<file path="flow/config.mk">
export PLATFORM = sky130hd
export DESIGN_NAME = APB_INT_Count
export DESIGN_NICKNAME = APB_INT_Count
export VERILOG_FILES = /design/flow/design.v
export SDC_FILE = /design/flow/constraint.sdc
export NUM_CORES = 4
export LEC_CHECK = 0
export ABC_AREA = 0
export CAP_MARGIN = 20
export CELL_PAD_IN_SITES_DETAIL_PLACEMENT = 0
export CORE_ASPECT_RATIO = 0.72
export CORE_MARGIN = 2
export CORE_UTILIZATION = 72
export CTS_CLUSTER_DIAMETER = 317
export CTS_CLUSTER_SIZE = 15
export GPL_ROUTABILITY_DRIVEN = 1
export MIN_ROUTING_LAYER = met1
export PLACE_DENSITY_LB_ADDON = 0.0
export SETUP_SLACK_MARGIN = 1.12
export SLEW_MARGIN = 20
export TNS_END_PERCENT = 5
</file>
<file path="flow/constraint.sdc">
create_clock -name core_clock -period 3.89 [get_ports {PCLK}]
set_input_delay 0.7780 -clock core_clock [delete_from_list [all_inputs] [get_ports {PCLK}]]
set_output_delay 0.7780 -clock core_clock [all_outputs]
set_load 0.01 [all_outputs]
</file>
<file path="flow/design.v">
module APB_INT_Count#(
    parameter DATA_WIDTH = 32,
    parameter ADDR_WIDTH = 16
) 
(
    input  wire                     PCLK,         
    input  wire                     PRESETn,      
    input  wire                     PSEL,         
    input  wire                     PENABLE,      
    input  wire                     PWRITE,       
    input  wire [ADDR_WIDTH-1:0]    PADDR,        
    input  wire [DATA_WIDTH-1:0]    PWDATA,       
    output reg  [DATA_WIDTH-1:0]    PRDATA,       
    output reg                      PREADY,       
    output reg                      PSLVERR,      
    output  wire                    linux_irq,    
    output  wire                    lim_irq,      
    output  wire                    itim_irq,     
    input  wire                     linux_ack,    
    input  wire                     lim_ack,      
    input  wire                     itim_ack      
);
    reg [DATA_WIDTH-1:0] control_regs[0:3];           
    reg [DATA_WIDTH-1:0] linux_count[0:9];            
    reg [DATA_WIDTH-1:0] lim_count[0:9];              
    reg [DATA_WIDTH-1:0] itim_count[0:9];             
    reg invalid_access;   
    always @(posedge PCLK) begin
        if (!PRESETn) begin
            integer x;
            for (x = 0; x < 10; x = x + 1) begin
                linux_count[x] <= {DATA_WIDTH{1'b0}};
            end
        end else if (PSEL && PENABLE && PWRITE && (PADDR == 16'h0010)) begin
            linux_count[0] <= PWDATA;   
        end else if (linux_irq) begin
            linux_count[0] <= linux_count[0] + 1;
        end else if (linux_ack) begin
            integer j;
            for (j = 9; j > 0; j = j - 1) begin
                linux_count[j] <= linux_count[j-1];
            end
            linux_count[0] <= 0;
        end
    end
    always @(posedge PCLK) begin
        if (!PRESETn) begin
            integer y;
            for (y = 0; y < 10; y = y + 1) begin
                lim_count[y] <= {DATA_WIDTH{1'b0}};
            end
        end else if (PSEL && PENABLE && PWRITE && (PADDR == 16'h0040)) begin
            lim_count[0] <= PWDATA;   
        end else if (lim_irq) begin
            lim_count [0] <= lim_count[0] + 1;
        end else if (lim_ack) begin
            integer k;
            for (k = 9; k > 0; k = k - 1) begin 
                lim_count[k] <= lim_count[k-1];
            end
            lim_count[0] <= 0;
        end
    end
    always @(posedge PCLK) begin
        if (!PRESETn) begin
            integer z;
            for (z = 0; z < 10; z = z + 1) begin
                itim_count[z] <= {DATA_WIDTH{1'b0}};
            end
        end else if (PSEL && PENABLE && PWRITE && (PADDR == 16'h0080)) begin
            itim_count[0] <= PWDATA;   
        end else if (itim_irq) begin
            itim_count [0] <= itim_count[0] + 1;
        end else if (itim_ack) begin
            integer l;
            for (l = 9; l > 0; l = l - 1) begin
                itim_count[l] <= itim_count[l-1];
            end
            itim_count[0] <= 0;
        end
    end 
    localparam [31:0] VERSION = 32'h0000_0001;  
    assign linux_irq = control_regs[1][0];
    assign lim_irq = control_regs[2][0];
    assign itim_irq = control_regs[3][0];
    always @(posedge PCLK or negedge PRESETn) begin
        if (!PRESETn) begin
            integer i;
            for (i = 1; i < 4; i = i + 1) control_regs[i] <= {DATA_WIDTH{1'b0}};
            PREADY <= 1'b0;
            PRDATA <= {DATA_WIDTH{1'b0}};
            PSLVERR <= 1'b0;
            invalid_access <= 1'b0;
        end else begin
            PREADY <= 1'b1;
            PSLVERR <= 1'b0;
            if (linux_ack) begin
                control_regs[1][0] <= 0;
            end
            if (lim_ack) begin
                control_regs[2][0] <= 0;
            end            
            if (itim_ack) begin
                control_regs[3][0] <= 0;
            end
            invalid_access <= 1'b0;
            if (PSEL && PENABLE) begin
                if (PWRITE) begin  
                    case (PADDR)
                        16'h0000, 16'h0004, 16'h0008, 16'h000C:
                            control_regs[(PADDR >> 2)] <= PWDATA;
                        16'h0010, 16'h0040, 16'h0080: ;  
                        default: begin
                            invalid_access <= 1'b1;   
                        end
                    endcase
                end else begin
                    case (PADDR)
                        16'h0000: PRDATA <= VERSION;
                        16'h0004, 16'h0008, 16'h000C: PRDATA <= control_regs[(PADDR >> 2)];
                        16'h0010: PRDATA <= linux_count[0];
                        16'h0014: PRDATA <= linux_count[1];
                        16'h0018: PRDATA <= linux_count[2];
                        16'h001C: PRDATA <= linux_count[3];
                        16'h0020: PRDATA <= linux_count[4];
                        16'h0024: PRDATA <= linux_count[5];
                        16'h0028: PRDATA <= linux_count[6];
                        16'h002C: PRDATA <= linux_count[7];
                        16'h0030: PRDATA <= linux_count[8];
                        16'h0034: PRDATA <= linux_count[9];
                        16'h0040: PRDATA <= lim_count[0];
                        16'h0044: PRDATA <= lim_count[1];
                        16'h0048: PRDATA <= lim_count[2];
                        16'h004C: PRDATA <= lim_count[3];
                        16'h0050: PRDATA <= lim_count[4];
                        16'h0054: PRDATA <= lim_count[5];
                        16'h0058: PRDATA <= lim_count[6];
                        16'h005C: PRDATA <= lim_count[7];
                        16'h0060: PRDATA <= lim_count[8];
                        16'h0064: PRDATA <= lim_count[9];
                        16'h0080: PRDATA <= itim_count[0];
                        16'h0084: PRDATA <= itim_count[1];
                        16'h0088: PRDATA <= itim_count[2];
                        16'h008C: PRDATA <= itim_count[3];
                        16'h0090: PRDATA <= itim_count[4];
                        16'h0094: PRDATA <= itim_count[5];
                        16'h0098: PRDATA <= itim_count[6];
                        16'h009C: PRDATA <= itim_count[7];
                        16'h00A0: PRDATA <= itim_count[8];
                        16'h00A4: PRDATA <= itim_count[9];
                        default: begin
                            PRDATA <= {DATA_WIDTH{1'b0}};   
                            invalid_access <= 1'b1;         
                        end
                    endcase
                end 
                if (invalid_access) begin
                    PSLVERR <= 1'b1;
                    PREADY <= 1'b0;   
                end else begin
                    PSLVERR <= 1'b0;
                    PREADY <= 1'b1;   
                end
            end else begin
                    PREADY <= 1'b0;   
            end
        end
    end
endmodule
</file>
<file path="flow/run.sh">
#!/bin/bash
# the make line also repeats each setting of config.mk as NAME=value (left out here)
make -C /OpenROAD-flow-scripts/flow DESIGN_CONFIG=/design/flow/config.mk WORK_HOME=/design/flow/orfs CLKGATE_MAP_FILE= finish
</file>
==> results of run 1 <==
what timing repair did:
item,in CTS,in global routing
gates resized,81,86
gates cloned,18,14
pin swaps,16,26
endpoints found under the hold margin,0,0
endpoints found under the setup margin,1024,787
setup buffers,74,67
area by class of cell:
type	instances	area, sq um	share of cell area (%)
multi-input combinational	4302	23100	41.5
sequential	1091	22500	40.4
timing repair buffer	530	6520	11.7
clock buffer	126	2280	4.10
tap	850	1060	1.91
clock inverter	5	62.6	0.112
inverter	12	52.6	0.0945
antenna	20	50.0	0.0900
stage by stage:
step	worst slack (ns)	instance area, sq um
detailed placement	-0.0922	50400
global route	0.916	55600
finish	0.822	55600
floorplan	0.949	47800
global placement	-0.0868	50400
CTS	0.973	54300
layer usage:
layer / vias to the layer above / track usage (%) / share of wire, % / routed length, um
met5: - / 0 / 0.097 / 203
met4: 18 / 46.8 / 12 / 24500
met3: 1838 / 26.4 / 20 / 41200
met2: 5282 / 74.7 / 36 / 76100
met1: 23361 / 70.0 / 32 / 67000
li1: 20894 / - / - / -
==> CHANGELOG.md, run 1 <==
### Physical design

* Status: finished with violations
* Failed Checks: max-capacitance violations, max-slew violations
* Initial antenna violation count at 19
* Worst hold slack at 0.180 ns
* Clock network power at 8.27 mW
* Routed length per instance at 30.1 um
* Post-route DRC at 0
* MUX area fraction at 3.03%
* DR pass1 iterations at 22
* Yosys warning count at 5
* Reg clk slew, reported paths at 0.08 ns
* Mapped cell area at 47200 sq um
* Compound Share, Synth at 21.9%
* Unique cell type count in the Yosys netlist at 82
* Worst hold path type: input port to asynchronous set/reset pin
* Sequential power at 11.2 mW
* Slew at the pin with the worst max-slew slack at 1.67 ns
* Commonest cells in the netlist: 1948 x nand2_1, 974 x a21oi_1, 960 x dfxtp_1
* Post-synth EDFFs at 0
* Antenna-violating nets left at 0
* CTS Buf Count at 82
* Switching Fraction at 24.9%
* 1st-iter DRT viols at 11655
* Init Core Util at 72.9%
* WP depth at 11
* Startpoint type of the worst setup path: input port
* Relative slew slack at -12.7%
* Post-synthesis cell type with the largest combined area: dfxtp_1
* R2R cell count at 8
* Min cycle time layout at 3.07 ns
* CORE AREA at 64700 sq um
* Pin count of the biggest net entering global routing at 135
* Vias in the first global route at 45800
* Max Cap Viol at 1
* CTS tree: done
* CP required at 4.46 ns
* Reg2Reg Capture Point: lim_count[0][26]
* Crit-path max cell delay at 0.49 ns
* Total track usage at 56.7%
* Pins Over Slew Limit at 2
* Row count at 79
* Reg2reg start: lim_count[0][0]
* Post-synth seq share at 47.6%
* IO Count at 93
* Final wirelength at 209000 um
* Post-synth area hogs: dfxtp_1 41%, nand2_1 15%, a21oi_1 10%, dfrtp_1 6.9%, a22oi_1 3.9%
* Syn nets at 5961
* Clock Skew at 0.0374 ns
* Stage-log warning count at 41
* Cell count after synthesis at 5902
* Routed vias at 51393
* Critical Path Start: PADDR[11]
* Yosys synthesis chip area at 47200 sq um
* Crit-path max FO at 12
* Die height at 221 um
* H-tree depth at 3
* Yosys simple share at 21.8%
* Psw at 5.15 mW
* Power Dens Cells at 372 nW/um^2
* Worst path slowest cell: or4_1
* Fmax at 326 MHz
* Bufs and invs on worst path at 5
* Top non-seq family: AND-OR/OR-AND gates
* Die Size at 67700 sq um
* Post-DP HPWL at 116000 um
* Combinational power share at 5.9%
* Crit. End Element: flop
* Ys cells at 5902
* Placed insts at 6612
* DIE WIDTH at 306 um
* RSZ-0062 raised after global routing: true
* Adder-Cell Fraction of Synth Area at 0.0795%
* Comb power at 1.22 mW
* GP Congestion at 1.02
* Final Setup Violations at 0
* Cts hold-fix bufs at 0
* Non-filler cells in the finished layout at 6936
* Clk buf depth at 3
* Most used flip-flop cell: dfxtp_1
* Port Buffers at 92
* Area delta synth->final at 17.8%
* Nets at 6078
* Vias/cell at 7.41
* CP Class: input port to flop
* Ys async rst share at 12.0%
* Max-area cell share at 40.7%
* First-pass GRT wire length at 290000 um
* Critical Path, Cell by Cell: dlygate4sd2_1 -> or4_4 -> buf_12 -> bufbuf_16 -> nor4_4 -> buf_6 -> clkbuf_16 -> nor4_2 -> nand4_1 -> or4_1 -> a21oi_2
* Reg2reg setup slack at 1.01 ns
* Worst VDD drop at 0.451 mV
* Internal at 15.5 mW
* Final setup TNS at 0 ns
* Clock sinks at 1091
* Count leader, synth: nand2_1
* Xor/xnor share at 0.519%
* Mapped Avg Cell Area at 8.00 sq um
* Fill cell count at 3598
* Biggest consumer: registers
* Crit share post-route at 78.9%
* Clock network fraction of design power at 40.0%
* Leakage power at 19.5 nW
* Final Util at 85.9%
* Overall Power at 20.7 mW
* Root Driver: clkbuf_16
* Seq cells post-synth at 1091
* CP endpoint: invalid_access
* GR Overflow Total at 0
* CP delay by family, top: simple AND/OR/NAND/NOR gates
* Final hold vios at 0
* Seq pwr share at 54.1%
* Crit path DAT at 3.63 ns
* Late-Pin Clk Latency at 0.72 ns
==> run 2, diff against run 1 <==
- ABC_AREA: 0 -> default
- CELL_PAD_IN_SITES_DETAIL_PLACEMENT: 0 -> default
- CORE_ASPECT_RATIO: 0.72 -> default
- CORE_UTILIZATION: 72 -> 71
- CTS_CLUSTER_DIAMETER: 317 -> default
- CTS_CLUSTER_SIZE: 15 -> 26
- GPL_ROUTABILITY_DRIVEN: 1 -> default
- MIN_ROUTING_LAYER: met1 -> default
- PLACE_DENSITY_LB_ADDON: 0.0 -> default
- SETUP_SLACK_MARGIN: 1.12 -> 1.3
- TNS_END_PERCENT: 5 -> default
- clock period: 3.89 -> 4.51 ns (I/O delays scaled with it)
==> run 2 against run 1 <==
Compared with the run above:
- clock power rose by 19%
- sequential power fell by about 10%
- largest power group is now the clock network
- the run now finishes clean
- flip-flop count did not move
- largest cell class unchanged
- clock skew fell by 0.0076 ns
- clock-buffer cell count rose by 30
==> CHANGELOG.md, run 2 <==
### Physical design

* Worst hold path type: input port to asynchronous set/reset pin (unchanged)
* Power Dens Cells at 379 nW/um^2 (was 372 nW/um^2)
* Internal at 15.6 mW (was 15.5 mW)
* DIE WIDTH at 262 um (was 306 um)
* Clk buf depth at 3 (unchanged)
* RSZ-0062 raised after global routing: true (unchanged)
* Final wirelength at 185000 um (was 209000 um)
* Crit-path max cell delay at 0.67 ns (was 0.49 ns)
* Clock network power at 9.81 mW (was 8.27 mW)
* Final hold vios at 0 (unchanged)
* CTS Buf Count at 107 (was 82)
* Die Size at 68600 sq um (was 67700 sq um)
* Post-synth seq share at 47.6% (unchanged)
* Clock network fraction of design power at 48.2% (was 40.0%)
* CP delay by family, top: buffers and inverters (was simple AND/OR/NAND/NOR gates)
* Ys async rst share at 12.0% (unchanged)
* R2R cell count at 7 (was 8)
* Late-Pin Clk Latency at 0.71 ns (was 0.72 ns)
* Biggest consumer: the clock network (was registers)
* Critical Path Start: PADDR[7] (was PADDR[11])
* IO Count at 93 (unchanged)
* Switching Fraction at 23.2% (was 24.9%)
* Fill cell count at 4287 (was 3598)
* Routed vias at 47912 (was 51393)
* Clock Skew at 0.0298 ns (was 0.0374 ns)
* CORE AREA at 65700 sq um (was 64700 sq um)
* Post-DP HPWL at 114000 um (was 116000 um)
* Xor/xnor share at 0.519% (unchanged)
* Slew at the pin with the worst max-slew slack at 1.30 ns (was 1.67 ns)
* Max-area cell share at 40.7% (unchanged)
* H-tree depth at 3 (unchanged)
* Sequential power at 9.67 mW (was 11.2 mW)
* Routed length per instance at 27.2 um (was 30.1 um)
* Relative slew slack at 12.2% (was -12.7%)
* Vias in the first global route at 44083 (was 45800)
* Startpoint type of the worst setup path: input port (unchanged)
* Yosys warning count at 5 (unchanged)
* Init Core Util at 71.8% (was 72.9%)
* Worst VDD drop at 0.563 mV (was 0.451 mV)
* Final setup TNS at 0 ns (unchanged)
* Final Setup Violations at 0 (unchanged)
* 1st-iter DRT viols at 8392 (was 11655)
* MUX area fraction at 3.03% (unchanged)
* Fmax at 308 MHz
* Seq pwr share at 47.5% (was 54.1%)
* GP Congestion at 1.03 (was 1.02)
* Die height at 262 um (was 221 um)
* Ys cells at 5902 (unchanged)
* Crit path DAT at 3.81 ns (was 3.63 ns)
* CTS tree: done (unchanged)
* Clock sinks at 1091 (unchanged)
* Crit-path max FO at 15 (was 12)
* Crit share post-route at 71.9% (was 78.9%)
* CP required at 5.08 ns (was 4.46 ns)
* Reg clk slew, reported paths at 0.06 ns (was 0.08 ns)
* Bufs and invs on worst path at 5 (unchanged)
* Commonest cells in the netlist: 1948 x nand2_1, 974 x a21oi_1, 960 x dfxtp_1 (unchanged)
* Post-route DRC at 0 (unchanged)
* Mapped Avg Cell Area at 8.00 sq um (unchanged)
* Post-synth EDFFs at 0 (unchanged)
* Reg2reg setup slack at 1.33 ns (was 1.01 ns)
* Crit. End Element: flop (unchanged)
* Port Buffers at 92 (unchanged)
* First-pass GRT wire length at 270000 um (was 290000 um)
* Final Util at 81.8% (was 85.9%)
* Psw at 4.72 mW (was 5.15 mW)
* CP endpoint: PRDATA[27] (was invalid_access)
* Seq cells post-synth at 1091 (unchanged)
* Yosys simple share at 21.8% (unchanged)
* GR Overflow Total at 0 (unchanged)
* Adder-Cell Fraction of Synth Area at 0.0795% (unchanged)
* Yosys synthesis chip area at 47200 sq um (unchanged)
* Post-synth area hogs: dfxtp_1 41%, nand2_1 15%, a21oi_1 10%, dfrtp_1 6.9%, a22oi_1 3.9% (unchanged)
* Mapped cell area at 47200 sq um (unchanged)
* Root Driver: clkbuf_16 (unchanged)
* Antenna-violating nets left at 0 (unchanged)
* Status: timing/DRC/antenna clean (was finished with violations)
* Total track usage at 52.4% (was 56.7%)
* Nets at 5908 (was 6078)
* Reg2Reg Capture Point: linux_count[0][30] (was lim_count[0][26])
* Reg2reg start: linux_count[0][0] (was lim_count[0][0])
* Worst path slowest cell: clkdlybuf4s50_1 (was or4_1)
* Stage-log warning count at 54 (was 41)
* Area delta synth->final at 13.8% (was 17.8%)
* Leakage power at 18.5 nW (was 19.5 nW)
* Post-synthesis cell type with the largest combined area: dfxtp_1 (unchanged)
* DR pass1 iterations at 13 (was 22)
* Compound Share, Synth at 21.9% (unchanged)
* Max Cap Viol at 0 (was 1)
* Most used flip-flop cell: dfxtp_1 (unchanged)
* Unique cell type count in the Yosys netlist at 82 (unchanged)
* Count leader, synth: nand2_1 (unchanged)
* Pin count of the biggest net entering global routing at 155 (was 135)
* WP depth at 12 (was 11)
* Initial antenna violation count at 14 (was 19)
* Cell mode on critical path: buf_4
* CP Class: input port to flop (unchanged)
* Comb power at 0.879 mW (was 1.22 mW)
* Pins Over Slew Limit at 0 (was 2)
* Syn nets at 5961 (unchanged)
* Critical Path, Cell by Cell: clkdlybuf4s50_1 -> buf_4 -> nor4_2 -> buf_4 -> nor4b_2 -> buf_4 -> nand2_1 -> buf_6 -> a211oi_1 -> a2111oi_0 -> nand4_1 -> a22o_1 (was dlygate4sd2_1 -> or4_4 -> buf_12 -> bufbuf_16 -> nor4_4 -> buf_6 -> clkbuf_16 -> nor4_2 -> nand4_1 -> or4_1 -> a21oi_2)
* Min cycle time layout at 3.24 ns
* Combinational power share at 4.3% (was 5.9%)
* Row count at 94 (was 79)
* Cts hold-fix bufs at 0 (unchanged)
* Cell count after synthesis at 5902 (unchanged)
* Vias/cell at 7.03 (was 7.41)
* Top non-seq family: AND-OR/OR-AND gates (unchanged)
-- run 2: routing by layer --
layer / track usage, % / up-vias / share of wire [%]
met1: 63.1 / 22079 / 33
met5: 0 / - / 0.059
li1: - / 20527 / -
met3: 17.1 / 1281 / 15
met2: 75.4 / 4011 / 41
met4: 45.8 / 14 / 11
-- run 2: repair_timing --
action / 4_1_cts / 5_1_grt
pin swaps: 2 / 8
cloned: 0 / 4
hold endpoints to repair: 0 / 0
gates resized: 13 / 33
setup buffers: 3 / 16
endpoints found under the setup margin: 59 / 543
-- run 2: through the flow --
stage	worst slack, ns	instances	total power [mW]	hold slack (ns)	area [sq um]
2_1_floorplan	1.31	5902	10.3	0.393	47200
6_report	1.27	6817	20.4	0.173	53800
3_5_place_dp	0.320	6580	10.7	0.447	49500
5_1_grt	1.22	6809	20.7	0.208	53700
4_1_cts	1.31	6786	20.2	0.186	53400
3_3_place_gp	0.264	6580	10.7	0.441	49500
-- run 2: cell type report --
class / count / area [sq um] / share of cell area (%)
timing repair buffer: 337 / 3430 / 6.38
clock inverter: 47 / 756 / 1.41
antenna: 10 / 25.0 / 0.0466
inverter: 12 / 52.6 / 0.0978
clock buffer: 156 / 3120 / 5.80
sequential: 1091 / 22500 / 41.9
tap: 864 / 1080 / 2.01
multi-input combinational: 4300 / 22800 / 42.4
==> run 3, diff against run 2 <==
- ABC_AREA: default -> 1
- CELL_PAD_IN_SITES_DETAIL_PLACEMENT: default -> 0
- CORE_ASPECT_RATIO: default -> 0.72
- CORE_UTILIZATION: 71 -> 70
- CTS_CLUSTER_DIAMETER: default -> 317
- CTS_CLUSTER_SIZE: 26 -> 15
- GPL_ROUTABILITY_DRIVEN: default -> 1
- HOLD_SLACK_MARGIN: default -> 0.29
- MIN_ROUTING_LAYER: default -> met1
- PLACE_DENSITY_LB_ADDON: default -> 0.13
- SETUP_SLACK_MARGIN: 1.3 -> 1.12
- TNS_END_PERCENT: default -> 60
- clock period: 4.51 -> 3.89 ns (I/O delays scaled with it)
==> run 3 against run 2 <==
Compared with the run above:
- via count is 2.7% higher
- combinational power rose by 98%
- area after synthesis is 9.1% higher
- design area is 4.4% higher
- non-clock buffer count fell by 67
- worst setup slack worse by 0.12 ns
- synthesized cell count rose by 23%
- first-iteration DRC count fell by 13%
- clock-buffer cell count shrank 41
- core utilization shrank 4.8 points
==> CHANGELOG.md, run 3 <==
### Physical design

* IO Count at 93 (unchanged)
* Logic area at 21900 sq um (was 22800 sq um)
* CP required at 4.51 ns (was 5.08 ns)
* Top non-seq family: AND-OR/OR-AND gates (unchanged)
* Overall Power at 22.5 mW (was 20.4 mW)
* Bufs and invs on worst path at 3 (was 5)
* Critical Path Start: PADDR[7] (unchanged)
* Seq pwr share at 55.6% (was 47.5%)
* Adder-Cell Fraction of Synth Area at 0.0729% (was 0.0795%)
* Startpoint type of the worst setup path: input port (unchanged)
* CTS tree: done (unchanged)
* Worst path slowest cell: clkdlybuf4s50_1 (unchanged)
* Yosys synthesis chip area at 51500 sq um (was 47200 sq um)
* Crit-path max FO at 16 (was 15)
* Pins Over Slew Limit at 0 (unchanged)
* Syn nets at 7328 (was 5961)
* RSZ-0062 raised after global routing: true (unchanged)
* Area delta synth->final at 8.92% (was 13.8%)
* Switching Fraction at 25.4% (was 23.2%)
* Mapped cell area at 51500 sq um (was 47200 sq um)
* GR Overflow Total at 0 (unchanged)
* Clock sinks at 1123 (was 1091)
* Row count at 84 (was 94)
* Status: timing/DRC/antenna clean (unchanged)
* Stage-log warning count at 43 (was 54)
* Routed length per instance at 19.8 um (was 27.2 um)
* Post-synth EDFFs at 32 (was 0)
* CP delay by family, top: simple AND/OR/NAND/NOR gates (was buffers and inverters)
* Reg clk slew, reported paths at 0.07 ns (was 0.06 ns)
* Unique cell type count in the Yosys netlist at 41 (was 82)
* Count leader, synth: o21ai_0 (was nand2_1)
* Antenna-violating nets left at 0 (unchanged)
* H-tree depth at 3 (unchanged)
* CP endpoint: PRDATA[30] (was PRDATA[27])
* Crit path DAT at 3.36 ns (was 3.81 ns)
* Fmax at 364 MHz
* Final Util at 76.9% (was 81.8%)
* Final wirelength at 161000 um (was 185000 um)
* Max Cap Viol at 0 (unchanged)
* GP Congestion at 1.01 (was 1.03)
* Init Core Util at 70.6% (was 71.8%)
* Yosys simple share at 16.7% (was 21.8%)
* Power Dens Cells at 401 nW/um^2 (was 379 nW/um^2)
* Leakage power at 22.1 nW (was 18.5 nW)
* MUX area fraction at 0% (was 3.03%)
* Ys cells at 7269 (was 5902)
* Min cycle time layout at 2.74 ns
* Total track usage at 41.2% (was 52.4%)
* Post-route DRC at 0 (unchanged)
* Final hold vios at 0 (unchanged)
* Biggest consumer: registers (was the clock network)
* Slew at the pin with the worst max-slew slack at 0.984 ns (was 1.30 ns)
* Reg area at 23500 sq um (was 22500 sq um)
* Combinational power share at 7.7% (was 4.3%)
* Final Setup Violations at 0 (unchanged)
* Port Buffers at 92 (unchanged)
* Reg2reg start: lim_count[0][0] (was linux_count[0][0])
* DIE WIDTH at 324 um (was 262 um)
* Crit-path max cell delay at 0.65 ns (was 0.67 ns)
* Fill cell count at 5653 (was 4287)
* Ys async rst share at 11.7% (was 12.0%)
* Late-Pin Clk Latency at 0.68 ns (was 0.71 ns)
* CP Class: input port to flop (unchanged)
* Clk buf depth at 3 (unchanged)
* CTS Buf Count at 84 (was 107)
* Crit. End Element: flop (unchanged)
* Comb power at 1.74 mW (was 0.879 mW)
* CORE AREA at 72900 sq um (was 65700 sq um)
* Routed vias at 49201 (was 47912)
* Die height at 234 um (was 262 um)
* Clock network power at 8.25 mW (was 9.81 mW)
* Die Size at 75800 sq um (was 68600 sq um)
* Clock Skew at 0.0297 ns (was 0.0298 ns)
* Compound Share, Synth at 24.9% (was 21.9%)
* Worst VDD drop at 0.347 mV (was 0.563 mV)
* Post-synth seq share at 45.5% (was 47.6%)
* Final setup TNS at 0 ns (unchanged)
* Cell count after synthesis at 7269 (was 5902)
* Initial antenna violation count at 6 (was 14)
* Pin count of the biggest net entering global routing at 182 (was 155)
* Most used flip-flop cell: dfxtp_1 (unchanged)
* DR pass1 iterations at 6 (was 13)
* Sequential power at 12.5 mW (was 9.67 mW)
* Vias in the first global route at 43313 (was 44083)
* 1st-iter DRT viols at 7340 (was 8392)
* Crit share post-route at 70.5% (was 71.9%)
* Post-synthesis cell type with the largest combined area: dfxtp_1 (unchanged)
* Relative slew slack at 34.2% (was 12.2%)
* Yosys warning count at 5 (unchanged)
* Xor/xnor share at 0.493% (was 0.519%)
* Post-DP HPWL at 108000 um (was 114000 um)
* Critical Path, Cell by Cell: clkdlybuf4s50_1 -> inv_1 -> nor2_2 -> nand2_2 -> nor2_8 -> nand2_1 -> buf_4 -> o21ai_0 -> nor2_1 -> nand2_1 -> nor2_1 -> nand2_1 -> nand2_1 -> nand2_1 (was clkdlybuf4s50_1 -> buf_4 -> nor4_2 -> buf_4 -> nor4b_2 -> buf_4 -> nand2_1 -> buf_6 -> a211oi_1 -> a2111oi_0 -> nand4_1 -> a22o_1)
* Cts hold-fix bufs at 0 (unchanged)
* WP depth at 14 (was 12)
* Post-synth area hogs: dfxtp_1 37%, o21ai_0 14%, a21oi_1 9.6%, inv_1 7.7%, dfrtp_1 6.4% (was dfxtp_1 41%, nand2_1 15%, a21oi_1 10%, dfrtp_1 6.9%, a22oi_1 3.9%)
* Mapped Avg Cell Area at 7.09 sq um (was 8.00 sq um)
* Seq cells post-synth at 1123 (was 1091)
* Root Driver: clkbuf_16 (unchanged)
* Internal at 16.8 mW (was 15.6 mW)
* Clock network fraction of design power at 36.6% (was 48.2%)
* Nets at 7183 (was 5908)
* Max-area cell share at 37.3% (was 40.7%)
* First-pass GRT wire length at 244000 um (was 270000 um)
* Reg2reg setup slack at 1.32 ns (was 1.33 ns)
* Commonest cells in the netlist: 1452 x o21ai_0, 1063 x inv_1, 988 x a21oi_1 (was 1948 x nand2_1, 974 x a21oi_1, 960 x dfxtp_1)
* Psw at 5.73 mW (was 4.72 mW)
* Reg2Reg Capture Point: lim_count[0][28] (was linux_count[0][30])
* Vias/cell at 6.04 (was 7.03)
* Cell mode on critical path: nand2_1 (was buf_4)
* Worst hold path type: input port to asynchronous set/reset pin (unchanged)
* R2R cell count at 11 (was 7)
run 3: stage by stage:
stage          cell area, sq um  instances  hold slack (ns)  setup slack [ns]
5_1_grt                   56100       8147            0.387              1.10
2_1_floorplan             51600       7269            0.403             0.908
4_1_cts                   55800       8129            0.349              1.12
3_3_place_gp              53400       8005            0.431             0.378
3_5_place_dp              53400       8005            0.437             0.320
6_report                  56100       8148            0.406              1.15
run 3: routing by layer:
metal	vias up	track usage [%]	wire, um
met4	4	14.6	6130
met2	2829	57.7	65700
met3	368	12.5	22800
met5	-	0	27
li1	23524	-	-
met1	22476	59.7	66600
run 3: final cells by class:
| class | count | area share (%) |
|---|---|---|
| well taps | 989 | 2.21 |
| repair buffers | 270 | 5.60 |
| repair inverters | 2 | 0.0223 |
| flip-flops and latches | 1123 | 41.8 |
| inverters | 1071 | 7.17 |
| clock buffers | 115 | 4.08 |
| multi-input cells | 4572 | 39.0 |
| diodes | 2 | 0.00892 |
| clock inverters | 4 | 0.0892 |
run 3: what timing repair did:
action,CTS,global route
setup endpoints to repair,75,538
buffers inserted,4,10
pin swaps,1,3
gates resized,6,33
gates cloned,1,7
==> run 4, diff against run 3 <==
- ABC_AREA: 1 -> 0
- CORE_UTILIZATION: 70 -> 67
- GPL_ROUTABILITY_DRIVEN: 1 -> 0
- HOLD_SLACK_MARGIN: 0.29 -> default
- PLACE_DENSITY_LB_ADDON: 0.13 -> 0.0
- clock period: 3.89 -> 4.57 ns (I/O delays scaled with it)
==> run 4 against run 3 <==
Compared with the run above:
- clock skew increased by 0.012 ns
- critical path type unchanged
- critical path depth decreased by 4
- cell count decreased by 17%
- non-clock buffer count increased by 10
- register-to-register slack got worse by 0.06 ns
- first-iteration DRC count increased by 15%
- area after synthesis decreased by 8.3%
- wire length increased by 12%
- clock-buffer cell count increased by 16
- die size decreased by 4.2%
- still clean
- hold slack got worse by 0.13 ns
- sequential share of layout area increased by 1.6 points
==> CHANGELOG.md, run 4 <==
### Physical design

* Final hold vios at 0 (unchanged)
* Yosys warning count at 5 (unchanged)
* Top non-seq family: AND-OR/OR-AND gates (unchanged)
* Worst hold slack at 0.273 ns (was 0.406 ns)
* GR Overflow Total at 0 (unchanged)
* DIE WIDTH at 317 um (was 324 um)
* Clock network power at 6.92 mW (was 8.25 mW)
* Startpoint type of the worst setup path: input port (unchanged)
* Status: timing/DRC/antenna clean (unchanged)
* Final setup TNS at 0 ns (unchanged)
* CP Class: input port to flop (unchanged)
* Final Setup Violations at 0 (unchanged)
* Switching Fraction at 24.2% (was 25.4%)
* Routed vias at 46645 (was 49201)
* Initial antenna violation count at 8 (was 6)
* Reg2reg start: linux_count[0][0] (was lim_count[0][0])
* Leakage power at 17.5 nW (was 22.1 nW)
* Fmax at 286 MHz
* Ys cells at 5902 (was 7269)
* Biggest consumer: registers (unchanged)
* Internal at 13.1 mW (was 16.8 mW)
* Logic area at 22800 sq um (was 21900 sq um)
* Yosys synthesis chip area at 47200 sq um (was 51500 sq um)
* Max-area cell share at 40.7% (was 37.3%)
* Post-DP HPWL at 112000 um (was 108000 um)
* IO Count at 93 (unchanged)
* Final wirelength at 181000 um (was 161000 um)
* Die Size at 72600 sq um (was 75800 sq um)
* Clock network fraction of design power at 40.0% (was 36.6%)
* Post-route DRC at 0 (unchanged)
* Stage-log warning count at 46 (was 43)
* Clk buf depth at 3 (unchanged)
* Crit-path max cell delay at 0.69 ns (was 0.65 ns)
* Overall Power at 17.3 mW (was 22.5 mW)
* Ys async rst share at 12.0% (was 11.7%)
* Max Cap Viol at 0 (unchanged)
* Seq cells post-synth at 1091 (was 1123)
* Commonest cells in the netlist: 1948 x nand2_1, 974 x a21oi_1, 960 x dfxtp_1 (was 1452 x o21ai_0, 1063 x inv_1, 988 x a21oi_1)
* Crit. End Element: flop (unchanged)
* CP endpoint: PRDATA[4] (was PRDATA[30])
* Power Dens Cells at 334 nW/um^2 (was 401 nW/um^2)
* Vias in the first global route at 41471 (was 43313)
* Vias/cell at 6.91 (was 6.04)
* Routed length per instance at 26.8 um (was 19.8 um)
* Row count at 82 (was 84)
* Pins Over Slew Limit at 0 (unchanged)
* Reg area at 22500 sq um (was 23500 sq um)
* Root Driver: clkbuf_16 (unchanged)
* Port Buffers at 92 (unchanged)
* Reg2reg setup slack at 1.26 ns (was 1.32 ns)
* Die height at 229 um (was 234 um)
* Cell count after synthesis at 5902 (was 7269)
* CTS tree: done (unchanged)
* CP required at 5.11 ns (was 4.51 ns)
* H-tree depth at 3 (unchanged)
* Init Core Util at 67.8% (was 70.6%)
* Post-synth EDFFs at 0 (was 32)
* Clock sinks at 1091 (was 1123)
* Area delta synth->final at 9.81% (was 8.92%)
* Reg clk slew, reported paths at 0.07 ns (about the same)
* Bufs and invs on worst path at 3 (unchanged)
* CORE AREA at 69700 sq um (was 72900 sq um)
* Reg2Reg Capture Point: linux_count[0][30] (was lim_count[0][28])
* Worst setup margin at 1.08 ns (was 1.15 ns)
* Psw at 4.19 mW (was 5.73 mW)
* CTS Buf Count at 82 (was 84)
* Critical Path Start: PADDR[0] (was PADDR[7])
* Mapped cell area at 47200 sq um (was 51500 sq um)
* Crit share post-route at 76.5% (was 70.5%)
* WP depth at 10 (was 14)
* Seq pwr share at 55.1% (was 55.6%)
* Relative slew slack at 23.5% (was 34.2%)
* Fill cell count at 5327 (was 5653)
* Worst path slowest cell: clkdlybuf4s50_1 (unchanged)
* Worst hold path type: input port to asynchronous set/reset pin (unchanged)
* Worst VDD drop at 0.271 mV (was 0.347 mV)
* Clock Skew at 0.0419 ns (was 0.0297 ns)
* DR pass1 iterations at 10 (was 6)
* Xor/xnor share at 0.519% (was 0.493%)
* Min cycle time layout at 3.49 ns
* CP delay by family, top: buffers and inverters (was simple AND/OR/NAND/NOR gates)
* Nets at 5825 (was 7183)
* Cts hold-fix bufs at 0 (unchanged)
* Yosys simple share at 21.8% (was 16.7%)
* MUX area fraction at 3.03% (was 0%)
* Comb power at 0.852 mW (was 1.74 mW)
* Compound Share, Synth at 21.9% (was 24.9%)
* Adder-Cell Fraction of Synth Area at 0.0795% (was 0.0729%)
* Late-Pin Clk Latency at 0.70 ns (was 0.68 ns)
* Critical Path, Cell by Cell: clkdlybuf4s50_1 -> or4_1 -> buf_4 -> or3_1 -> buf_4 -> o2bb2ai_1 -> a211oi_1 -> nand4_1 -> a2111oi_0 -> o21ai_1 (was clkdlybuf4s50_1 -> inv_1 -> nor2_2 -> nand2_2 -> nor2_8 -> nand2_1 -> buf_4 -> o21ai_0 -> nor2_1 -> nand2_1 -> nor2_1 -> nand2_1 -> nand2_1 -> nand2_1)
* Post-CTS Resized at 4 (was 6)
* RSZ-0062 raised after global routing: true (unchanged)
* Syn nets at 5961 (was 7328)
* R2R cell count at 7 (was 11)
* Number of setup buffers added after CTS at 0 (was 4)
* Unique cell type count in the Yosys netlist at 82 (was 41)
* First-pass GRT wire length at 265000 um (was 244000 um)
* Total track usage at 48.6% (was 41.2%)
* Slew at the pin with the worst max-slew slack at 1.14 ns (was 0.984 ns)
* Mapped Avg Cell Area at 8.00 sq um (was 7.09 sq um)
* Combinational power share at 4.9% (was 7.7%)
* Cell mode on critical path: buf_4 (was nand2_1)
* Most used flip-flop cell: dfxtp_1 (unchanged)
* Crit path DAT at 4.04 ns (was 3.36 ns)
* Sequential power at 9.53 mW (was 12.5 mW)
* Post-synth area hogs: dfxtp_1 41%, nand2_1 15%, a21oi_1 10%, dfrtp_1 6.9%, a22oi_1 3.9% (was dfxtp_1 37%, o21ai_0 14%, a21oi_1 9.6%, inv_1 7.7%, dfrtp_1 6.4%)
* Post-placement setup slack at 0.357 ns (was 0.320 ns)
* 1st-iter DRT viols at 8413 (was 7340)
* Antenna-violating nets left at 0 (unchanged)
* Post-synth seq share at 47.6% (was 45.5%)
* Pin count of the biggest net entering global routing at 143 (was 182)
* Crit-path max FO at 14 (was 16)
* Post-synthesis cell type with the largest combined area: dfxtp_1 (unchanged)
* Count leader, synth: nand2_1 (was o21ai_0)
## run 4: layer usage
layer	global-route usage (%)	wire (um)	share of wire (%)	vias to the layer above
li1	-	-	-	20332
met1	65.8	66200	37	21617
met2	65.9	71100	39	3818
met3	17.7	30200	17	870
met4	28.6	13200	7.3	8
met5	0.535	107	0.059	-
## run 4: final cells by class
type | instances | area share [%]
clock buffers | 131 | 4.39
clock inverters | 6 | 0.130
flip-flops and latches | 1091 | 43.4
repair buffers | 280 | 5.77
multi-input cells | 4299 | 43.9
inverters | 12 | 0.101
diodes | 12 | 0.0579
well taps | 924 | 2.23
## run 4: through the flow
stage,std cells,utilization [%],cell area [sq um]
after floorplan,5902,-,47200
after global routing,6744,74.4,51800
final,6755,74.4,51900
after CTS,6743,74.3,51800
after detailed placement,6606,70.9,49400
after global placement,6606,70.9,49400
==> run 5, diff against run 4 <==
- ABC_AREA: 0 -> default
- CAP_MARGIN: 20 -> 15
- CELL_PAD_IN_SITES_DETAIL_PLACEMENT: 0 -> default
- CORE_ASPECT_RATIO: 0.72 -> default
- CORE_UTILIZATION: 67 -> 70
- CTS_CLUSTER_DIAMETER: 317 -> default
- CTS_CLUSTER_SIZE: 15 -> 30
- GPL_ROUTABILITY_DRIVEN: 0 -> default
- MIN_ROUTING_LAYER: met1 -> default
- PLACE_DENSITY_LB_ADDON: 0.0 -> default
- SETUP_SLACK_MARGIN: 1.12 -> 1.07
- TNS_END_PERCENT: 60 -> default
- clock period: 4.57 -> 3.76 ns (I/O delays scaled with it)
==> run 5 against run 4 <==
Compared with the run above:
- highest routed layer unchanged
- largest power group unchanged
- worst setup slack got worse by 0.26 ns
- synthesized cell count unchanged
- clock skew grew 0.0052 ns
- largest cell class unchanged
- clock power is 62% higher
- global-route usage up 7.4 points
- hold slack lost 0.27 ns
- non-clock buffer count is 278 higher
- via count rose by 10%
- still clean
- wire length rose by 17%
- first-iteration DRC count grew 27%
==> CHANGELOG.md, run 5 <==
### Physical design

* Seq pwr share at 47.9% (was 55.1%)
* Switching Fraction at 23.9% (was 24.2%)
* Root Driver: clkbuf_16 (unchanged)
* Relative slew slack at 33.0% (was 23.5%)
* Final setup TNS at 0 ns (unchanged)
* Ys cells at 5902 (unchanged)
* CP endpoint: invalid_access (was PRDATA[4])
* GR Overflow Total at 0 (unchanged)
* Post-route cell area at 57500 sq um (was 51900 sq um)
* Unique cell type count in the Yosys netlist at 82 (unchanged)
* Worst setup margin at 0.815 ns (was 1.08 ns)
* Count leader, synth: nand2_1 (unchanged)
* Max-area cell share at 40.7% (unchanged)
* Reg clk slew, reported paths at 0.07 ns (about the same)
* Clock network power at 11.2 mW (was 6.92 mW)
* Area delta synth->final at 21.9% (was 9.81%)
* Final wirelength at 211000 um (was 181000 um)
* Fill cell count at 3677 (was 5327)
* GP Congestion at 1.02
* Cell count after synthesis at 5902 (unchanged)
* Most used flip-flop cell: dfxtp_1 (unchanged)
* Max layer used: met5 (unchanged)
* Post-synth seq share at 47.6% (unchanged)
* Stage-log warning count at 37 (was 46)
* Vias in the first global route at 46346 (was 41471)
* Crit. End Element: flop (unchanged)
* Max Cap Viol at 0 (unchanged)
* Placed insts at 6633 (was 6606)
* Internal at 18.4 mW (was 13.1 mW)
* Combinational power share at 5.7% (was 4.9%)
* Worst path slowest cell: nor4_2 (was clkdlybuf4s50_1)
* Sequential power at 11.6 mW (was 9.53 mW)
* DR pass1 iterations at 15 (was 10)
* Final hold vios at 0 (unchanged)
* CP required at 4.35 ns (was 5.11 ns)
* Init Core Util at 70.6% (was 67.8%)
* Crit path DAT at 3.54 ns (was 4.04 ns)
* Post-synthesis cell type with the largest combined area: dfxtp_1 (unchanged)
* H-tree depth at 3 (unchanged)
* 1st-iter DRT viols at 10679 (was 8413)
* Crit-path max cell delay at 0.55 ns (was 0.69 ns)
* R2R cell count at 7 (unchanged)
* Port Buffers at 92 (unchanged)
* Status: timing/DRC/antenna clean (unchanged)
* Met2 wire length at 81600 um (was 71100 um)
* Power Dens Cells at 420 nW/um^2 (was 334 nW/um^2)
* Commonest cells in the netlist: 1948 x nand2_1, 974 x a21oi_1, 960 x dfxtp_1 (unchanged)
* Pins Over Slew Limit at 0 (unchanged)
* RSZ-0062 raised after global routing: true (unchanged)
* Placed Area at 50600 sq um (was 49400 sq um)
* Clock sinks at 1091 (unchanged)
* DIE WIDTH at 264 um (was 317 um)
* Yosys simple share at 21.8% (unchanged)
* Mapped Avg Cell Area at 8.00 sq um (unchanged)
* Yosys warning count at 5 (unchanged)
* Late-Pin Clk Latency at 0.71 ns (was 0.70 ns)
* Post-synth area hogs: dfxtp_1 41%, nand2_1 15%, a21oi_1 10%, dfrtp_1 6.9%, a22oi_1 3.9% (unchanged)
* Routed length per instance at 30.0 um (was 26.8 um)
* Reg2Reg Capture Point: lim_count[0][25] (was linux_count[0][30])
* Final Setup Violations at 0 (unchanged)
* Cell mode on critical path: buf_6 (was buf_4)
* Syn nets at 5961 (unchanged)
* Routed metal-1 wire length at 65700 um (was 66200 um)
* CORE AREA at 66900 sq um (was 69700 sq um)
* Reg2reg start: lim_count[0][9] (was linux_count[0][0])
* Post-route DRC at 0 (unchanged)
* Die Size at 69600 sq um (was 72600 sq um)
* IO Count at 93 (unchanged)
* Adder-Cell Fraction of Synth Area at 0.0795% (unchanged)
* WL met3 at 37300 um (was 30200 um)
* Overall Power at 24.2 mW (was 17.3 mW)
* Non-filler cells in the finished layout at 7057 (was 6755)
* Row count at 95 (was 82)
* Nets at 6128 (was 5825)
* Antenna-violating nets left at 0 (unchanged)
* Comb power at 1.37 mW (was 0.852 mW)
* Critical Path Start: PADDR[1] (was PADDR[0])
* Clock network fraction of design power at 46.4% (was 40.0%)
* Post-synth EDFFs at 0 (unchanged)
* Pin count of the biggest net entering global routing at 119 (was 143)
* Initial antenna violation count at 22 (was 8)
* Seq cells post-synth at 1091 (unchanged)
* Worst hold path type: input port to asynchronous set/reset pin (unchanged)
* CTS Buf Count at 106 (was 82)
* Clk buf depth at 3 (unchanged)
* Xor/xnor share at 0.519% (unchanged)
* Critical Path, Cell by Cell: clkdlybuf4s15_2 -> or4bb_1 -> buf_6 -> nor4_4 -> buf_6 -> buf_12 -> clkbuf_16 -> nor4_2 -> nand4_1 -> or4_1 -> a21oi_1 (was clkdlybuf4s50_1 -> or4_1 -> buf_4 -> or3_1 -> buf_4 -> o2bb2ai_1 -> a211oi_1 -> nand4_1 -> a2111oi_0 -> o21ai_1)
* Fmax at 340 MHz
* WP depth at 11 (was 10)
* Startpoint type of the worst setup path: input port (unchanged)
* First-pass GRT wire length at 293000 um (was 265000 um)
* Biggest consumer: registers (unchanged)
* Clock Skew at 0.0471 ns (was 0.0419 ns)
* Psw at 5.78 mW (was 4.19 mW)
* Compound Share, Synth at 21.9% (unchanged)
* Crit share post-route at 78.3% (was 76.5%)
* Bufs and invs on worst path at 5 (was 3)
* Top non-seq family: AND-OR/OR-AND gates (unchanged)
* CP Class: input port to flop (unchanged)
* Die height at 264 um (was 229 um)
* Ys async rst share at 12.0% (unchanged)
* CTS tree: done (unchanged)
* Total track usage at 55.9% (was 48.6%)
* Routed vias at 51504 (was 46645)
* Worst VDD drop at 0.467 mV (was 0.271 mV)
* Crit-path max FO at 10 (was 14)
* Mapped cell area at 47200 sq um (unchanged)
* Reg2reg setup slack at 1.09 ns (was 1.26 ns)
* CP delay by family, top: simple AND/OR/NAND/NOR gates (was buffers and inverters)
* Yosys synthesis chip area at 47200 sq um (unchanged)
* Vias/cell at 7.30 (was 6.91)
* Leakage power at 20.4 nW (was 17.5 nW)
* MUX area fraction at 3.03% (unchanged)
* Min cycle time layout at 2.94 ns
* Post-placement setup slack at -0.125 ns (was 0.357 ns)
* Post-DP HPWL at 119000 um (was 112000 um)
* Slew at the pin with the worst max-slew slack at 1.01 ns (was 1.14 ns)
run 5: metrics by stage:
step,hold WS [ns],utilization [%]
floorplan,0.393,-
global placement,0.441,75.7
detailed placement,0.446,75.7
CTS,0.00529,84.0
global route,0.00699,85.9
finish,0.000814,86.0
run 5: timing repair:
action / in CTS / in global routing
hold buffers: 0 / 0
hold endpoints to repair: 0 / 0
pin swaps: 47 / 48
cloned: 16 / 25
buffers inserted: 118 / 40
setup endpoints to repair: 1062 / 894
gates resized: 118 / 98
run 5: cell type report:
class | instances | area [sq um] | share of cell area (%)
sequential | 1091 | 22500 | 39.1
multi-input combinational | 4300 | 23200 | 40.3
timing repair buffer | 558 | 7010 | 12.2
clock inverter | 41 | 547 | 0.950
clock buffer | 158 | 3110 | 5.40
tap | 873 | 1090 | 1.90
antenna | 24 | 60.1 | 0.104
inverter | 12 | 52.6 | 0.0913
run 5: layer usage:
metal / global-route usage, % / up-vias
li1: - / 21018
met1: 66.1 / 23602
met2: 77.8 / 5033
met3: 23.6 / 1831
met4: 49.1 / 20
met5: 0 / -
==> run 6, diff against run 5 <==
- CAP_MARGIN: 15 -> 35
- CORE_UTILIZATION: 70 -> 72
- CTS_CLUSTER_DIAMETER: default -> 87
- CTS_CLUSTER_SIZE: 30 -> 14
- SETUP_SLACK_MARGIN: 1.07 -> default
- clock period: 3.76 -> 5.34 ns (I/O delays scaled with it)
==> run 6 against run 5 <==
Compared with the run above:
- clock power shrank 46%
- power shrank 38%
- cell count shrank 5.2%
- global-route usage shrank 4.9 points
- clock skew shrank 0.015 ns
- clock-buffer cell count shrank 27
- critical endpoint is now lim_count[9][25]
- highest routed layer unchanged
==> CHANGELOG.md, run 6 <==
### Physical design

* Adder-Cell Fraction of Synth Area at 0.0795% (unchanged)
* Init Core Util at 73.0% (was 70.6%)
* Worst VDD drop at 0.295 mV (was 0.467 mV)
* Clock sinks at 1091 (unchanged)
* H-tree depth at 3 (unchanged)
* Worst hold slack at 0.360 ns (was 0.000814 ns)
* Max layer used: met5 (unchanged)
* Crit-path max cell delay at 0.87 ns (was 0.55 ns)
* Post-synthesis cell type with the largest combined area: dfxtp_1 (unchanged)
* Fmax at 246 MHz
* Clock network fraction of design power at 40.6% (was 46.4%)
* Crit-path max FO at 33 (was 10)
* Pins Over Slew Limit at 0 (unchanged)
* Stage-log warning count at 56 (was 37)
* Post-CTS Resized at 0 (was 118)
* Cell count after synthesis at 5902 (unchanged)
* Internal at 11.3 mW (was 18.4 mW)
* Ys cells at 5902 (unchanged)
* CP endpoint: lim_count[9][25] (was invalid_access)
* Die height at 260 um (was 264 um)
* CP Class: input port to flop (unchanged)
* Crit path DAT at 4.64 ns (was 3.54 ns)
* CTS tree: done (unchanged)
* GP Congestion at 1.02 (about the same)
* Power Dens Cells at 289 nW/um^2 (was 420 nW/um^2)
* Routed length per instance at 26.2 um (was 30.0 um)
* Min cycle time layout at 4.06 ns
* Final Setup Violations at 0 (unchanged)
* Sequential power at 8.16 mW (was 11.6 mW)
* Unique cell type count in the Yosys netlist at 82 (unchanged)
* Post-DP HPWL at 111000 um (was 119000 um)
* Compound Share, Synth at 21.9% (unchanged)
* Max Cap Viol at 0 (unchanged)
* CTS Buf Count at 87 (was 106)
* Count leader, synth: nand2_1 (unchanged)
* Routed metal-1 wire length at 58300 um (was 65700 um)
* Ys async rst share at 12.0% (unchanged)
* Reg clk slew, reported paths at 0.07 ns (about the same)
* Mapped cell area at 47200 sq um (unchanged)
* Clk buf depth at 3 (unchanged)
* R2R cell count at 8 (was 7)
* Seq pwr share at 54.7% (was 47.9%)
* Yosys simple share at 21.8% (unchanged)
* Crit share post-route at 76.0% (was 78.3%)
* Comb power at 0.696 mW (was 1.37 mW)
* Mapped Avg Cell Area at 8.00 sq um (unchanged)
* Critical Path, Cell by Cell: clkdlybuf4s50_1 -> buf_4 -> or4b_1 -> nor4_4 -> buf_4 -> nand2_2 -> nand3_4 -> buf_4 -> nand2_1 -> a21oi_1 (was clkdlybuf4s15_2 -> or4bb_1 -> buf_6 -> nor4_4 -> buf_6 -> buf_12 -> clkbuf_16 -> nor4_2 -> nand4_1 -> or4_1 -> a21oi_1)
* Critical Path Start: PADDR[6] (was PADDR[1])
* Number of setup buffers added after CTS at 0 (was 118)
* RSZ-0062 raised after global routing: false (was true)
* Commonest cells in the netlist: 1948 x nand2_1, 974 x a21oi_1, 960 x dfxtp_1 (unchanged)
* CORE AREA at 64700 sq um (was 66900 sq um)
* Final setup TNS at 0 ns (unchanged)
* Clock Skew at 0.0316 ns (was 0.0471 ns)
* Antenna-violating nets left at 0 (unchanged)
* Reg2Reg Capture Point: linux_count[0][24] (was lim_count[0][25])
* CP required at 5.92 ns (was 4.35 ns)
* WP depth at 10 (was 11)
* DR pass1 iterations at 9 (was 15)
* Xor/xnor share at 0.519% (unchanged)
* Final hold vios at 0 (unchanged)
* Status: timing/DRC/antenna clean (unchanged)
* DIE WIDTH at 260 um (was 264 um)
* WL met3 at 26000 um (was 37300 um)
* Switching Fraction at 23.9% (about the same)
* Yosys synthesis chip area at 47200 sq um (unchanged)
* MUX area fraction at 3.03% (unchanged)
* Vias/cell at 6.96 (was 7.30)
* Most used flip-flop cell: dfxtp_1 (unchanged)
* Reg2reg start: linux_count[0][0] (was lim_count[0][9])
* Leakage power at 17.4 nW (was 20.4 nW)
* Clock network power at 6.05 mW (was 11.2 mW)
* Area delta synth->final at 9.19% (was 21.9%)
* Slew at the pin with the worst max-slew slack at 1.27 ns (was 1.01 ns)
* Late-Pin Clk Latency at 0.69 ns (was 0.71 ns)
* Pin count of the biggest net entering global routing at 205 (was 119)
* Seq cells post-synth at 1091 (unchanged)
* Cts hold-fix bufs at 0 (unchanged)
* Max-area cell share at 40.7% (unchanged)
* IO Count at 93 (unchanged)
* Post-synth seq share at 47.6% (unchanged)
* Post-route DRC at 0 (unchanged)
* Yosys warning count at 5 (unchanged)
* Biggest consumer: registers (unchanged)
* Top non-seq family: AND-OR/OR-AND gates (unchanged)
* Routed vias at 46594 (was 51504)
* Initial antenna violation count at 11 (was 22)
* Post-synth EDFFs at 0 (unchanged)
* Combinational power share at 4.7% (was 5.7%)
* Total track usage at 51.1% (was 55.9%)
* Bufs and invs on worst path at 4 (was 5)
* Final wirelength at 175000 um (was 211000 um)
* Met2 wire length at 70900 um (was 81600 um)
* Row count at 93 (was 95)
* Die Size at 67600 sq um (was 69600 sq um)
* Crit. End Element: flop (unchanged)
* Psw at 3.57 mW (was 5.78 mW)
* Worst path slowest cell: or4b_1 (was nor4_2)
* Overall Power at 14.9 mW (was 24.2 mW)
* Port Buffers at 92 (unchanged)
* Root Driver: clkbuf_16 (unchanged)
* 1st-iter DRT viols at 7903 (was 10679)
* CP delay by family, top: simple AND/OR/NAND/NOR gates (unchanged)
* Worst hold path type: input port to asynchronous set/reset pin (unchanged)
* First-pass GRT wire length at 262000 um (was 293000 um)
* Startpoint type of the worst setup path: input port (unchanged)
* Reg2reg setup slack at 2.25 ns (was 1.09 ns)
* Syn nets at 5961 (unchanged)
* Relative slew slack at 15.1% (was 33.0%)
* Vias in the first global route at 42830 (was 46346)
* Post-synth area hogs: dfxtp_1 41%, nand2_1 15%, a21oi_1 10%, dfrtp_1 6.9%, a22oi_1 3.9% (unchanged)
* GR Overflow Total at 0 (unchanged)
* Nets at 5835 (was 6128)
* Cell mode on critical path: buf_4 (was buf_6)
## run 6: cell type report
class	count	area (sq um)
Inverter	12	52.6
Sequential cell	1091	22500
Clock inverter	6	82.6
Antenna cell	11	27.5
Timing Repair Buffer	285	2730
Tap cell	855	1070
Multi-Input combinational cell	4299	22700
Fill cell	4508	13100
Clock buffer	131	2360
## run 6: per-stage QoR
stage / cell area [sq um] / std cells / worst slack [ns] / utilization (%)
CTS: 51500 / 6675 / 1.42 / 79.6
finish: 51600 / 6690 / 1.28 / 79.7
global placement: 48900 / 6530 / 0.875 / 75.6
floorplan: 47200 / 5902 / 1.93 / -
detailed placement: 49000 / 6538 / 0.793 / 75.8
global route: 51500 / 6682 / 1.28 / 79.7
## run 6: layer usage
metal | vias to the layer above | global-route usage (%)
met5 | - | 0.499
met4 | 10 | 46.8
met3 | 1047 | 15.0
met2 | 3642 | 71.9
met1 | 21570 | 62.8
li1 | 20325 | -
==> run 7, diff against run 6 <==
- CAP_MARGIN: 35 -> 20
- CORE_UTILIZATION: 72 -> 69
- CTS_CLUSTER_DIAMETER: 87 -> default
==> run 7 against run 6 <==
Compared with the run above:
- core utilization is 1.8 points lower
- wire length increased by 2.0%
- largest cell class unchanged
- power increased by 10%
- sequential power is essentially flat
- critical path depth shrank 1
- synthesized cell count unchanged
- still clean
==> CHANGELOG.md, run 7 <==
### Physical design

* Status: timing/DRC/antenna clean (unchanged)
* Nets at 5837 (was 5835)
* Switching Fraction at 23.5% (was 23.9%)
* Combinational power share at 4.2% (was 4.7%)
* CP delay by family, top: simple AND/OR/NAND/NOR gates (unchanged)
* Mapped cell area at 47200 sq um (unchanged)
* Seq pwr share at 49.6% (was 54.7%)
* Compound Share, Synth at 21.9% (unchanged)
* Yosys synthesis chip area at 47200 sq um (unchanged)
* Number of setup buffers added after CTS at 0 (unchanged)
* Crit path DAT at 4.64 ns (about the same)
* Crit-path max FO at 84 (was 33)
* Fill cell count at 4920 (was 4508)
* Post-CTS Resized at 0 (unchanged)
* Worst hold slack at 0.408 ns (was 0.360 ns)
* Init Core Util at 69.9% (was 73.0%)
* Clock Skew at 0.0459 ns (was 0.0316 ns)
* Antenna-violating nets left at 0 (unchanged)
* Vias/cell at 6.88 (was 6.96)
* Logic area at 22700 sq um (about the same)
* CP endpoint: linux_count[6][22] (was lim_count[9][25])
* Clock sinks at 1091 (unchanged)
* Clock network power at 7.61 mW (was 6.05 mW)
* Routed vias at 46439 (was 46594)
* Slew at the pin with the worst max-slew slack at 1.24 ns (was 1.27 ns)
* Final setup TNS at 0 ns (unchanged)
* Post-synth EDFFs at 0 (unchanged)
* Cell count after synthesis at 5902 (unchanged)
* Crit-path max cell delay at 0.96 ns (was 0.87 ns)
* Post-synth seq share at 47.6% (unchanged)
* Relative slew slack at 16.8% (was 15.1%)
* Max-area cell share at 40.7% (unchanged)
* Yosys simple share at 21.8% (unchanged)
* Sequential power at 8.16 mW (about the same)
* Worst hold path type: input port to asynchronous set/reset pin (unchanged)
* CP Class: input port to flop (unchanged)
* Xor/xnor share at 0.519% (unchanged)
* First-pass GRT wire length at 265000 um (was 262000 um)
* IO Count at 93 (unchanged)
* Die height at 266 um (was 260 um)
* Root Driver: clkbuf_16 (unchanged)
* Final hold vios at 0 (unchanged)
* Biggest consumer: registers (unchanged)
* Routed length per instance at 26.5 um (was 26.2 um)
* Die Size at 70500 sq um (was 67600 sq um)
* Final wirelength at 179000 um (was 175000 um)
* Min cycle time layout at 4.02 ns (was 4.06 ns)
* Ys cells at 5902 (unchanged)
* Adder-Cell Fraction of Synth Area at 0.0795% (unchanged)
* Internal at 12.6 mW (was 11.3 mW)
* DIE WIDTH at 266 um (was 260 um)
* CP required at 5.95 ns (was 5.92 ns)
* GP Congestion at 1.04 (was 1.02)
* Total track usage at 49.7% (was 51.1%)
* Post-synthesis cell type with the largest combined area: dfxtp_1 (unchanged)
* Syn nets at 5961 (unchanged)
* Count leader, synth: nand2_1 (unchanged)
* Stage-log warning count at 59 (was 56)
* Most used flip-flop cell: dfxtp_1 (unchanged)
* CTS Buf Count at 107 (was 87)
* Leakage power at 17.9 nW (was 17.4 nW)
* Reg2Reg Capture Point: lim_count[3][23] (was linux_count[0][24])
* Late-Pin Clk Latency at 0.70 ns (was 0.69 ns)
* GR Overflow Total at 0 (unchanged)
* Post-placement setup slack at 0.774 ns (was 0.793 ns)
* Bufs and invs on worst path at 3 (was 4)
* R2R cell count at 7 (was 8)
* Power Dens Cells at 313 nW/um^2 (was 289 nW/um^2)
* Worst path slowest cell: or4b_1 (unchanged)
* Fmax at 248 MHz (was 246 MHz)
* Vias in the first global route at 42996 (was 42830)
* Top non-seq family: AND-OR/OR-AND gates (unchanged)
* Post-route DRC at 0 (unchanged)
* DR pass1 iterations at 10 (was 9)
* Worst VDD drop at 0.266 mV (was 0.295 mV)
* Post-DP HPWL at 112000 um (was 111000 um)
* Ys async rst share at 12.0% (unchanged)
* Clk buf depth at 3 (unchanged)
* Reg2reg setup slack at 1.47 ns (was 2.25 ns)
* Port Buffers at 92 (unchanged)
* Reg clk slew, reported paths at 0.06 ns (was 0.07 ns)
* Final Util at 77.9% (was 79.7%)
* Post-route cell area at 52600 sq um (was 51600 sq um)
* 1st-iter DRT viols at 7356 (was 7903)
* Crit share post-route at 75.4% (was 76.0%)
* Crit. End Element: flop (unchanged)
* Reg area at 22500 sq um (unchanged)
* Critical Path Start: PADDR[5] (was PADDR[6])
* CTS tree: done (unchanged)
* Final Setup Violations at 0 (unchanged)
* Commonest cells in the netlist: 1948 x nand2_1, 974 x a21oi_1, 960 x dfxtp_1 (unchanged)
* Critical Path, Cell by Cell: clkdlybuf4s50_1 -> or4b_1 -> nor4_4 -> buf_4 -> nand2_1 -> nand3_4 -> buf_12 -> nand2_1 -> a21oi_1 (was clkdlybuf4s50_1 -> buf_4 -> or4b_1 -> nor4_4 -> buf_4 -> nand2_2 -> nand3_4 -> buf_4 -> nand2_1 -> a21oi_1)
* CORE AREA at 67500 sq um (was 64700 sq um)
* Psw at 3.87 mW (was 3.57 mW)
* Mapped Avg Cell Area at 8.00 sq um (unchanged)
* Startpoint type of the worst setup path: input port (unchanged)
* Initial antenna violation count at 6 (was 11)
* Row count at 95 (was 93)
* MUX area fraction at 3.03% (unchanged)
* Yosys warning count at 5 (unchanged)
* Reg2reg start: control_regs[2][0] (was linux_count[0][0])
* RSZ-0062 raised after global routing: false (unchanged)
* Max Cap Viol at 0 (unchanged)
* Cell mode on critical path: nand2_1 (was buf_4)
* Cts hold-fix bufs at 0 (unchanged)
* Pins Over Slew Limit at 0 (unchanged)
* H-tree depth at 3 (unchanged)
* Pin count of the biggest net entering global routing at 177 (was 205)
* Seq cells post-synth at 1091 (unchanged)
* Clock network fraction of design power at 46.2% (was 40.6%)
* Unique cell type count in the Yosys netlist at 82 (unchanged)
* Worst setup margin at 1.32 ns (was 1.28 ns)
* WP depth at 9 (was 10)
* Area delta synth->final at 11.3% (was 9.19%)
* Post-synth area hogs: dfxtp_1 41%, nand2_1 15%, a21oi_1 10%, dfrtp_1 6.9%, a22oi_1 3.9% (unchanged)
* Placed Area at 49000 sq um (about the same)
* Comb power at 0.692 mW (was 0.696 mW)
run 7: per-stage QoR:
stage | std cells | total power, mW
final | 6749 | 16.5
after CTS | 6744 | 16.4
after floorplan | 5902 | 8.73
after global routing | 6746 | 16.8
after detailed placement | 6542 | 9.00
after global placement | 6541 | 9.00
run 7: layer usage:
layer  global-route usage (%)  part of all wire (%)
met5                        0                 0.020
met2                     71.8                    41
met1                     61.4                    34
met3                     14.1                    14
met4                     42.5                    11
run 7: final cells by class:
cell class              instances  area share, %
clock buffers                 169           6.15
well taps                     873           2.08
clock inverters                33          0.621
multi-input cells            4299           43.2
diodes                          5         0.0238
flip-flops and latches       1091           42.8
inverters                      12          0.100
repair buffers                267           4.98
==> run 8, diff against run 7 <==
- CORE_UTILIZATION: 69 -> 39
- CTS_CLUSTER_SIZE: 14 -> 92
- clock period: 5.34 -> 10.0 ns (I/O delays scaled with it)
==> run 8 against run 7 <==
Compared with the run above:
- highest routed layer unchanged
- largest cell class unchanged
- core utilization shrank 34 points
- global-route usage down 21 points
- hold slack improved by 0.047 ns
- largest power group unchanged
==> CHANGELOG.md, run 8 <==
### Physical design

* Status: timing/DRC/antenna clean (unchanged)
* CP Class: input port to flop (unchanged)
* Vias/cell at 6.01 (was 6.88)
* Post-synth EDFFs at 0 (unchanged)
* IO Count at 93 (unchanged)
* Mapped cell area at 47200 sq um (unchanged)
* Compound Share, Synth at 21.9% (unchanged)
* Reg2reg setup slack at 6.32 ns (was 1.47 ns)
* Final Setup Violations at 0 (unchanged)
* Post-route DRC at 0 (unchanged)
* Fmax at 160 MHz
* CP required at 10.62 ns (was 5.95 ns)
* GR Overflow Total at 0 (unchanged)
* Total track usage at 29.0% (was 49.7%)
* Antenna-violating nets left at 0 (unchanged)
* Commonest cells in the netlist: 1948 x nand2_1, 974 x a21oi_1, 960 x dfxtp_1 (unchanged)
* Combinational power share at 4.0% (was 4.2%)
* Mapped Avg Cell Area at 8.00 sq um (unchanged)
* Ys cells at 5902 (unchanged)
* Xor/xnor share at 0.519% (unchanged)
* DIE WIDTH at 352 um (was 266 um)
* Clk buf depth at 3 (unchanged)
* Routed vias at 44835 (was 46439)
* Yosys warning count at 5 (unchanged)
* Syn nets at 5961 (unchanged)
* Clock Skew at 0.0367 ns (was 0.0459 ns)
* 1st-iter DRT viols at 6272 (was 7356)
* Reg2Reg Capture Point: lim_count[6][7] (was lim_count[3][23])
* MUX area fraction at 3.03% (unchanged)
* Leakage power at 17.7 nW (was 17.9 nW)
* Post-synth seq share at 47.6% (unchanged)
* Adder-Cell Fraction of Synth Area at 0.0795% (unchanged)
* RSZ-0062 raised after global routing: false (unchanged)
* Crit. End Element: flop (unchanged)
* Initial antenna violation count at 10 (was 6)
* Seq cells post-synth at 1091 (unchanged)
* Late-Pin Clk Latency at 0.72 ns (was 0.70 ns)
* Pins Over Slew Limit at 0 (unchanged)
* Routed length per instance at 25.1 um (was 26.5 um)
* Vias in the first global route at 40209 (was 42996)
* Crit share post-route at 62.7% (was 75.4%)
* Crit path DAT at 6.89 ns (was 4.64 ns)
* First-pass GRT wire length at 273000 um (was 265000 um)
* R2R cell count at 7 (unchanged)
* Biggest consumer: registers (unchanged)
* Max-area cell share at 40.7% (unchanged)
* Die Size at 124000 sq um (was 70500 sq um)
* Worst hold path type: flop to flop (was input port to asynchronous set/reset pin)
* Min cycle time layout at 6.27 ns
* Most used flip-flop cell: dfxtp_1 (unchanged)
* Relative slew slack at 14.2% (was 16.8%)
* CP endpoint: itim_count[5][9] (was linux_count[6][22])
* Cell mode on critical path: buf_4 (was nand2_1)
* Psw at 2.13 mW (was 3.87 mW)
* Unique cell type count in the Yosys netlist at 82 (unchanged)
* WP depth at 10 (was 9)
* Switching Fraction at 23.6% (was 23.5%)
* Cell count after synthesis at 5902 (unchanged)
* Pin count of the biggest net entering global routing at 210 (was 177)
* CTS tree: done (unchanged)
* DR pass1 iterations at 6 (was 10)
* Crit-path max FO at 82 (was 84)
* Reg clk slew, reported paths at 0.06 ns (about the same)
* Cts hold-fix bufs at 0 (unchanged)
* Comb power at 0.359 mW (was 0.692 mW)
* Root Driver: clkbuf_16 (unchanged)
* Worst path slowest cell: or4b_1 (unchanged)
* H-tree depth at 3 (unchanged)
* Power Dens Cells at 170 nW/um^2 (was 313 nW/um^2)
* Post-synthesis cell type with the largest combined area: dfxtp_1 (unchanged)
* Final setup TNS at 0 ns (unchanged)
==> run 8: cell type report <==
class / instances / area, sq um
clock buffer: 184 / 3450
multi-input combinational: 4299 / 22800
timing repair buffer: 225 / 2000
fill: 11853 / 66900
clock inverter: 28 / 295
antenna: 7 / 17.5
inverter: 12 / 52.6
sequential: 1091 / 22500
tap: 1612 / 2020
==> run 8: per-layer routing <==
layer	part of all wire [%]	GRT usage [%]
met5	0.014	0
met2	43	43.0
met3	11	5.98
met1	40	39.7
met4	5.7	14.5
==> run 8: per-stage QoR <==
step | power, mW | util, % | instances | worst slack (ns)
floorplan | 4.66 | - | 5902 | 5.66
global placement | 4.81 | 41.1 | 7239 | 3.25
detailed placement | 4.81 | 41.1 | 7239 | 3.16
CTS | 9.05 | 44.2 | 7451 | 3.90
global route | 9.25 | 44.2 | 7451 | 3.47
finish | 9.02 | 44.3 | 7458 | 3.73
Power is estimated from default activity; no workload was simulated.
